==> flow/design.v <==
module izhikevich_neuron #(parameter DT = 16'h0100)  
(
    input wire clk,
    input wire rst,
    input wire [15:0] I,           
    output reg spike               
);
    reg signed [15:0] v, u;
    wire signed [15:0] a = 16'h0051;    
    wire signed [15:0] b = 16'h0200;    
    wire signed [15:0] c = -16'sd16640;  
    wire signed [15:0] d = 16'h0800;    
    wire signed [15:0] v_sq;
    wire signed [15:0] term1, term2, term3, dv_raw, du_raw;
    wire signed [15:0] bv;
    localparam signed [15:0] V_THRESH = 16'd7680;  
    cordic_mult sq_v (.x(v), .y(v), .out(v_sq));
    cordic_mult mul_004 (.x(16'h0148), .y(v_sq), .out(term1));
    cordic_mult mul_5v (.x(16'h0500), .y(v), .out(term2));
    assign term3 = 16'd35840;  
    assign dv_raw = term1 + term2 + term3 - u + I;
    cordic_mult mul_bv (.x(b), .y(v), .out(bv));
    assign du_raw = (bv - u);
    wire signed [15:0] du;
    cordic_mult mul_a (.x(a), .y(du_raw), .out(du));
    wire signed [31:0] dv_dt = dv_raw * $signed(DT);
    wire signed [31:0] du_dt = du * $signed(DT);
    always @(posedge clk or posedge rst) begin
        if (rst) begin
            v <= c;
            u <= 0;
            spike <= 0;
        end else begin
            if (v >= V_THRESH) begin
                v <= c;
                u <= u + d;
                spike <= 1;
            end else begin
                v <= v + dv_dt[23:8];  
                u <= u + du_dt[23:8];
                spike <= 0;
            end
        end
    end
endmodule
module cordic_mult(
    input signed [15:0] x,
    input signed [15:0] y,
    output signed [15:0] out
);
    wire signed [31:0] temp;
    assign temp = x * y;
    assign out = temp[23:8];  
endmodule
Settings: LEC_CHECK=0, ABC_AREA=1, CAP_MARGIN=20, CORE_MARGIN=2, CORE_UTILIZATION=40, CTS_CLUSTER_DIAMETER=331, CTS_CLUSTER_SIZE=100, PLACE_DENSITY_LB_ADDON=0.3, SLEW_MARGIN=20, TNS_END_PERCENT=10; clock period 12.0 ns.
run.sh (not shown) runs the stock make flow with config.mk's settings and CLKGATE_MAP_FILE=.
The first run ran to the end with no violations.
Rerun with:
Settings changed: ABC_AREA 1 to 0, CORE_UTILIZATION 40 to 21, CTS_CLUSTER_DIAMETER 331 to 291, CTS_CLUSTER_SIZE 100 to 26, PLACE_DENSITY from default to 0.86, PLACE_DENSITY_LB_ADDON 0.3 to default, SLEW_MARGIN 20 to 15, TNS_END_PERCENT 10 to 40.
Area after synthesis is lower by 6.7%.
Utilization shrinks by 19 points.
Fmax fell by 1.7%.
Sequential share of layout area is about the same.
Count of clock-buffer cells in the layout is higher by 2.
Final area shrinks by about 0.32%.
Via count decreases by 10%.
Wire length goes down by about 5%.
Register-to-register slack degrades by 200 ps.
Rerun with:
Settings changed: ABC_AREA 0 to default, CORE_UTILIZATION 21 to 40, CTS_CLUSTER_DIAMETER 291 to default, CTS_CLUSTER_SIZE 26 to default, PLACE_DENSITY 0.86 to 0.6, SLEW_MARGIN 15 to 20, TNS_END_PERCENT 40 to default.
The changed run passed the timing, design-rule and antenna checks.
Area after synthesis is unchanged.
Non-clock buffer count grows by 3.
Setup slack improved by 90 ps.
Maximum frequency grows slightly.
Register-to-register slack improved by 90 ps.
Flip-flop count does not change.
Global-route usage grows by 8.6 points.
Synthesized cell count stays the same.
Critical path depth grows by 2.
Count of clock-buffer cells in the layout does not change.
Rerun with:
Settings changed: ABC_AREA from default to 0, CORE_UTILIZATION 40 to 25, CTS_CLUSTER_DIAMETER from default to 331, CTS_CLUSTER_SIZE from default to 100, PLACE_DENSITY 0.6 to 0.91, TNS_END_PERCENT from default to 10.
Outcome: Register-to-register slack degrades by 280 ps; routed wire length grows by 7.7%; critical path depth drops by 2; clock-buffer cell count goes down by 2; utilization goes down by 16 points; area after synthesis stays the same; worst setup slack is worse by 280 ps; fmax came out lower by 2.4%; final cell count increases by 14%.

========
## v19
// izhikevich_neuron: RTL as listed in full above, without the edits since
clock: 18.6 ns
lec_check: 0
abc_area: 0
cap_margin: 0
cell_pad_in_sites_detail_placement: 1
cell_pad_in_sites_global_placement: 3
core_aspect_ratio: 1.92
core_margin: 3
core_utilization: 72
gpl_routability_driven: 0
gpl_timing_driven: 0
place_density_lb_addon: 0.1
setup_slack_margin: 2.61
slew_margin: 20
tns_end_percent: 60
v19: FLW-0024 in 3_1_place_gp_skip_io -> run aborted
### v19 -> v52
- changing CAP_MARGIN from 0 to 20
- removing PLACE_DENSITY_LB_ADDON (formerly 0.1)
- removing GPL_ROUTABILITY_DRIVEN (formerly 0)
- removing TNS_END_PERCENT (formerly 60)
- changing CORE_UTILIZATION from 72 to 41
- removing SETUP_SLACK_MARGIN (formerly 2.61)
## What came out
Diff v52..v19 | parity-gate share of the synthesized area counting xor and xnor cells | unchanged
v52 ends up with higher total die size than v19 does.
Taking v19 as 1.0, v52 lands at 1.3 on die boundary width.
v19 -> v52: cell total in the yosys stat output delta 0, exact match
v52 | stages: all done | timing, DRC, antenna: all pass
For number of distinct library cells after synthesis, v52 and v19 come out practically identical.
Edits applied to the flow inputs when going from v52 to v53:
- a change of ABC_AREA from 0 to 1
- a change of the clock period (ns, I/O delays scaled along) from 18.6 to 12.0
==> comparison <==
Relative to v52, the number of rows created at floorplan of v53 is higher by about 3%.
First-pass GRT wire length (v53 over v52): increase, 12000 microns
v53 ended up with a lower sequential share of layout area than v52 did.
Reported for v52 and v53, worst hold path depth turned out identical to the last digit.
Delta(number of global-route vias before repair, v53 - v52) > 0
Comparing v52 and v53, the higher area share of fa/ha/maj cells after synthesis was measured on v52.
Compared with v52, v53 ends up with more cell area.
Changes observed in v53 relative to v52: global routing usage summed across all routing layers grew by 2.2 points, number of standard cells in the layout, taps in and fillers out grew by 477, synthesized-area fraction occupied by and/or/nand/nor cells grew by 4.3 points.
> inputs changed (v53 -> v16)
- CTS_CLUSTER_DIAMETER newly set to 338
- TNS_END_PERCENT newly set to 40
- CORE_MARGIN changed from 3 to 2
- SLEW_MARGIN changed from 20 to 15
- CELL_PAD_IN_SITES_GLOBAL_PLACEMENT removed (was 3)
- ABC_AREA changed from 1 to 0
- CORE_ASPECT_RATIO removed (was 1.92)
- CORE_UTILIZATION changed from 41 to 40
- GPL_TIMING_DRIVEN removed (was 0)
- CTS_CLUSTER_SIZE newly set to 100
- CELL_PAD_IN_SITES_DETAIL_PLACEMENT removed (was 1)
==> comparison <==
- Number of non-clock inverters of v16 falls short of that of v53 by more than 10%.
- Status: clock network latency to the later pin of the worst-skew pair parity (v53, v16)
- A end point of the critical path of v[13] is what v53 shows, while v[15] belongs to v16.
- Delta (v16 minus v53): cell depth of the worst min-delay path roughly the same, final standard cell area without fillers lower.
- v16 vs v53, first element of the critical path: v[5] vs v[7]
- Higher mean number of vias per cell among v53 and v16: v53
- Going from v53 to v16, first-pass GRT wire length fell 29%; chip area fell 6.4%; via count fell 2396.
diff inputs: v16 => v6
- swapping 338 for 331 in CTS_CLUSTER_DIAMETER
- putting CELL_PAD_IN_SITES_GLOBAL_PLACEMENT at 3 where nothing was set
- putting PLACE_DENSITY at 0.86 where nothing was set
- swapping 40 for 10 in TNS_END_PERCENT
- swapping 15 for 20 in SLEW_MARGIN
--- outcome ---
Utilization v16 -> v6: up
v16 → v6: total via count in the routed design saw a decrease, worst slack after detailed placement now smaller, sequential share of layout area closely matched the old numbers.
v16 leaves more setup margin than v6.
The average routed wire per standard cell of v6 is higher than that of v16.
Maximum achievable frequency: v16 vs v6 — no meaningful difference
Share of cell area taken by multi-input logic gates delta for v6 relative to v16: 0.69 points lower
The higher wire length on met1 came out of v6.
The following lists how v23 was set up differently from v6:
- TNS_END_PERCENT: 10 -> 40
- CTS_CLUSTER_DIAMETER: 331 -> 291
- PLACE_DENSITY: 0.86 -> unset
- CELL_PAD_IN_SITES_GLOBAL_PLACEMENT: 3 -> unset
- CTS_CLUSTER_SIZE: 100 -> 26
- ABC_AREA: 0 -> 1
- SLEW_MARGIN: 20 -> 15
Notes after the runs:
- The final layout from v23, which completed every stage, passed the timing, design-rule and antenna checks at the end of the flow.
- v23 ended with more via count of the first global-routing pass than v6.
- v23 ended with less arithmetic-cell share of the synthesized area counting full adders, half adders and majority gates than v6.
- | worst setup slack | v23 vs v6 | better |
- Compared to v6, v23 has number of nets at the end of the flow 339 higher.
- Diff v6 -> v23: simple-gate share of the synthesized area went up; post-synthesis cell count saw an increase; number of filler cells placed in the layout higher; area figure in the yosys stat output climbed 7.1%.

========
// izhikevich_neuron: RTL as listed in full above, without the edits since
Settings: LEC_CHECK=0, ABC_AREA=1, CAP_MARGIN=20, CORE_MARGIN=2, CORE_UTILIZATION=71, CTS_CLUSTER_DIAMETER=196, PLACE_DENSITY_LB_ADDON=0.11, SETUP_SLACK_MARGIN=-0.63, SLEW_MARGIN=20; clock period 10.0 ns.
The first run finished but failed the layout checks on negative setup slack.
Change:
Settings changed: ABC_AREA 1 to not set, CORE_UTILIZATION 71 to 40, CTS_CLUSTER_DIAMETER 196 to not set, PLACE_DENSITY set to 0.6, PLACE_DENSITY_LB_ADDON 0.11 to not set, SETUP_SLACK_MARGIN -0.63 to not set.
Clock period 10.0 ns to 11.7 ns, I/O delays scaled along.
What happened: The changed run finished with timing, DRC and antenna clean; via count drops by a quarter to a third; clock skew stays flat; non-clock buffer count drops by 172; count of clock-buffer cells in the layout climbs by 3; first-iteration DRC count drops by well over a third; worst setup slack is better by 2200 ps; final cell count drops by about a fifth; area after synthesis drops by a few percent.
Change:
Settings changed: CORE_UTILIZATION 40 to 72, MAX_ROUTING_LAYER set to met4, PLACE_DENSITY 0.6 to not set.
Clock period 11.7 ns to 11.1 ns, I/O delays scaled along.
This time the run produced a layout that fails on negative setup slack.
Count of clock-buffer cells in the layout came out lower by 3.
Synthesized area stays the same.
Cell count came out lower by a few percent.
Wire length came out higher by about a fifth.
Critical path depth came out higher by 1.
First-iteration DRC count came out lower by a little under a tenth.
Worst setup slack got worse by 510 ps.

========
RTL: the design.v shown in full above, as it stands there.
Settings: LEC_CHECK=0, CAP_MARGIN=20, CORE_MARGIN=2, CORE_UTILIZATION=72, SETUP_SLACK_MARGIN=-0.52, SLEW_MARGIN=20; clock period 11.4 ns.
The baseline finished with negative setup slack left.
Rerun with:
Settings changed: ABC_AREA set to 1, CTS_CLUSTER_DIAMETER set to 168, PLACE_DENSITY_LB_ADDON set to 0.08, SETUP_SLACK_MARGIN -0.52 to unset.
Clock period 11.4 ns to 11.9 ns, I/O delays scaled along.
=>
- With this change the flow ran to the end with no violations
- cell count grows by 15%
- worst hold slack improves by 0.029 ns
- area after synthesis climbs by about 7%
Rerun with:
Settings changed: CTS_CLUSTER_DIAMETER 168 to unset, MAX_ROUTING_LAYER set to met4, PLACE_DENSITY_LB_ADDON 0.08 to unset.
Clock period 11.9 ns to 6.49 ns, I/O delays scaled along.
=>
- This time the run died in global routing on GRT-0232
- synthesized cell count stays the same
- die size does not change
- area after synthesis stays the same

========
// izhikevich_neuron: RTL as listed in full above, without the edits since
Settings: LEC_CHECK=0, ABC_AREA=1, CAP_MARGIN=20, CORE_MARGIN=2, CORE_UTILIZATION=70, CTS_CLUSTER_DIAMETER=72, PLACE_DENSITY=0.6, SETUP_SLACK_MARGIN=-0.46, SLEW_MARGIN=20; clock period 7.8 ns.
The baseline finished but failed the layout checks on setup timing.
Edit:
ABC_AREA = default   (was 1)
CORE_UTILIZATION = 64   (was 70)
CTS_CLUSTER_DIAMETER = default   (was 72)
PLACE_DENSITY = default   (was 0.6)
SETUP_SLACK_MARGIN = default   (was -0.46)
clock period = 6.49 ns   (was 7.8 ns; I/O delays follow)
The changed run completed, yet does not pass: setup timing.
Final area goes up by 1.5%.
Cell count came out lower by 11%.
Core utilization came out lower by 1.4 points.
First-iteration DRC count falls by 65%.
Sequential share of layout area stays flat.
Edit:
CORE_UTILIZATION = 66   (was 64)
HOLD_SLACK_MARGIN = -0.08   (was default)
clock period = 8.19 ns   (was 6.49 ns; I/O delays follow)
=>
- The new run ran to the end with violations: setup timing
- wire length falls by 12%
- non-clock buffer count falls by 116
- core utilization falls by 4.6 points
- global-route usage falls by 0.87 points
- sequential cell count is unchanged
- count of clock-buffer cells in the layout stays the same
- fmax falls by about 1.8%
- via count falls by 6.5%
- worst hold slack gains 0.0043 ns
Edit:
HOLD_SLACK_MARGIN = default   (was -0.08)
MAX_ROUTING_LAYER = met4   (was default)
Outcome: The changed run reached the layout checks and failed them: setup timing. Sequential share of layout area stays flat. Maximum frequency is higher by 0.73%. Die area is unchanged. Setup slack is better by 0.085 ns. Wire length is higher by 5.2%. Area after synthesis is unchanged. Worst hold slack barely changes. Via count is higher by 1.8%. Flip-flop count is unchanged.

========
RTL: the design.v shown in full above, as it stands there.
export LEC_CHECK = 0
export ABC_AREA = 0
export CAP_MARGIN = 20
export CORE_ASPECT_RATIO = 1.98
export CORE_MARGIN = 2
export CORE_UTILIZATION = 40
export CTS_CLUSTER_DIAMETER = 291
export CTS_CLUSTER_SIZE = 26
export PLACE_DENSITY_LB_ADDON = 0.04
export SLEW_MARGIN = 15
export TNS_END_PERCENT = 40
create_clock -name core_clock -period 12.0 [get_ports {clk}]
The first run finished clean.
Change:
- CELL_PAD_IN_SITES_GLOBAL_PLACEMENT: not set -> 3
- CORE_ASPECT_RATIO: 1.98 -> not set
- PLACE_DENSITY: not set -> 0.91
- PLACE_DENSITY_LB_ADDON: 0.04 -> not set
Outcome:
- maximum frequency goes up by 1.0%
- flip-flop count does not change
- routed wire length decreases by 14%

========
Setup of job 8700:
Starts from the design.v that is shown in full above.
Settings: LEC_CHECK=0, ABC_AREA=1, CAP_MARGIN=20, CORE_MARGIN=2, CORE_UTILIZATION=72, CTS_CLUSTER_SIZE=86, GPL_ROUTABILITY_DRIVEN=1, HOLD_SLACK_MARGIN=0.04, MAX_ROUTING_LAYER=met4, PLACE_DENSITY=0.95, SETUP_SLACK_MARGIN=0.88, SLEW_MARGIN=5, TNS_END_PERCENT=10; clock period 11.3 ns.
Job 8700: aborted in global routing (tool error)
The following lists how job 8590 was set up differently from job 8700:
Settings: SLEW_MARGIN: 5 -> 20; HOLD_SLACK_MARGIN: 0.04 -> unset; SETUP_SLACK_MARGIN: 0.88 -> unset; ABC_AREA: 1 -> unset; TNS_END_PERCENT: 10 -> unset; MAX_ROUTING_LAYER: met4 -> unset; CORE_UTILIZATION: 72 -> 56; GPL_ROUTABILITY_DRIVEN: 1 -> unset; CTS_CLUSTER_SIZE: 86 -> unset; PLACE_DENSITY: 0.95 -> unset; the clock period (ns, I/O delays scaled along): 11.3 -> 6.65.
## What came out
- Job 8700 got as far as global routing, where a tool error ended the run.
- In job 8590 the implementation completed, yet the final layout does not meet the checks, the culprit being setup timing.
- Job 8590 — cell area after synthesis 6.7% lower, job 8700 as reference
- Between job 8700 and job 8590, the flow reports count of different cell masters after synthesis increasing by more than 10%.
- Relative to job 8700, the core outline area measured on job 8590 has increased by more than 10%.
- Delta (job 8590 minus job 8700): die size went up 4500 sq um, parity-gate share of the synthesized area counting xor and xnor cells moved up, compound-gate portion of the synthesized area grew by 0.50 points, number of resized instances in the post-cts repair step climbed 95.
Input changes introduced in job 841 (baseline for comparison: job 8590):
Settings: ABC_AREA now 1, previously not set; PLACE_DENSITY now 0.6, previously not set; CORE_UTILIZATION now 72, was 56; the clock period (ns, I/O delays scaled along) now 13.4, was 6.65.
## What came out
The lower clock-buffer cell count of job 841 and job 8590 is in job 841.
In job 841, the area figure in the yosys stat output came out about 7% above the value in job 8590.
Job 841 closes out successfully: all stages finished, all timing, DRC and antenna checks passed.
Against job 8590, worst path setup slack after routing in job 841 came out better.
Diff job 8590 -> job 841: count of inverters not on the clock network in the layout increased by 152 relative to the old numbers, total global-route track usage climbed 5.4 points.
NOTE vertical extent of the die job 8590->job 841 decreased by a little under 10%
Area growth from synthesis to layout in job 841 is 30 points lower than in job 8590
Modified inputs, job 8620 compared to job 841
Settings: clearing PLACE_DENSITY, which used to be 0.6; putting MAX_ROUTING_LAYER at met4 where nothing was set; putting PLACE_DENSITY_LB_ADDON at 0.08 where nothing was set; swapping 13.4 for 6.49 in the clock period (ns, I/O delays scaled along).
Results
Job 841 completed; timing, DRC and antenna clean
Job 8620: aborted in global routing (tool error)
Count of placed standard cells including taps went up by more than 10% going from job 841 to job 8620.
Re sequential cell area fraction in the yosys report: no difference whatsoever between job 841 and job 8620.
Looking at job 8620 and job 841, the Yosys chip area is a wash.
As far as die area goes, job 8620 and job 841 are indistinguishable; the numbers are identical.
Diff job 8620..job 841 | post-synth design cell area | unchanged
Summary — count of buffers added by post-CTS timing repair for setup, job 8620 relative to job 841: higher, by 40.
Relative to job 841, the area after detailed placement of job 8620 is higher by 14%.
On worst slack at placement, the higher figure sits with job 841, not job 8620.
Compared with job 841, in job 8620 post-cts sizing count moved up; core area essentially unchanged; number of buffers inserted by port buffering closely matched the old numbers.
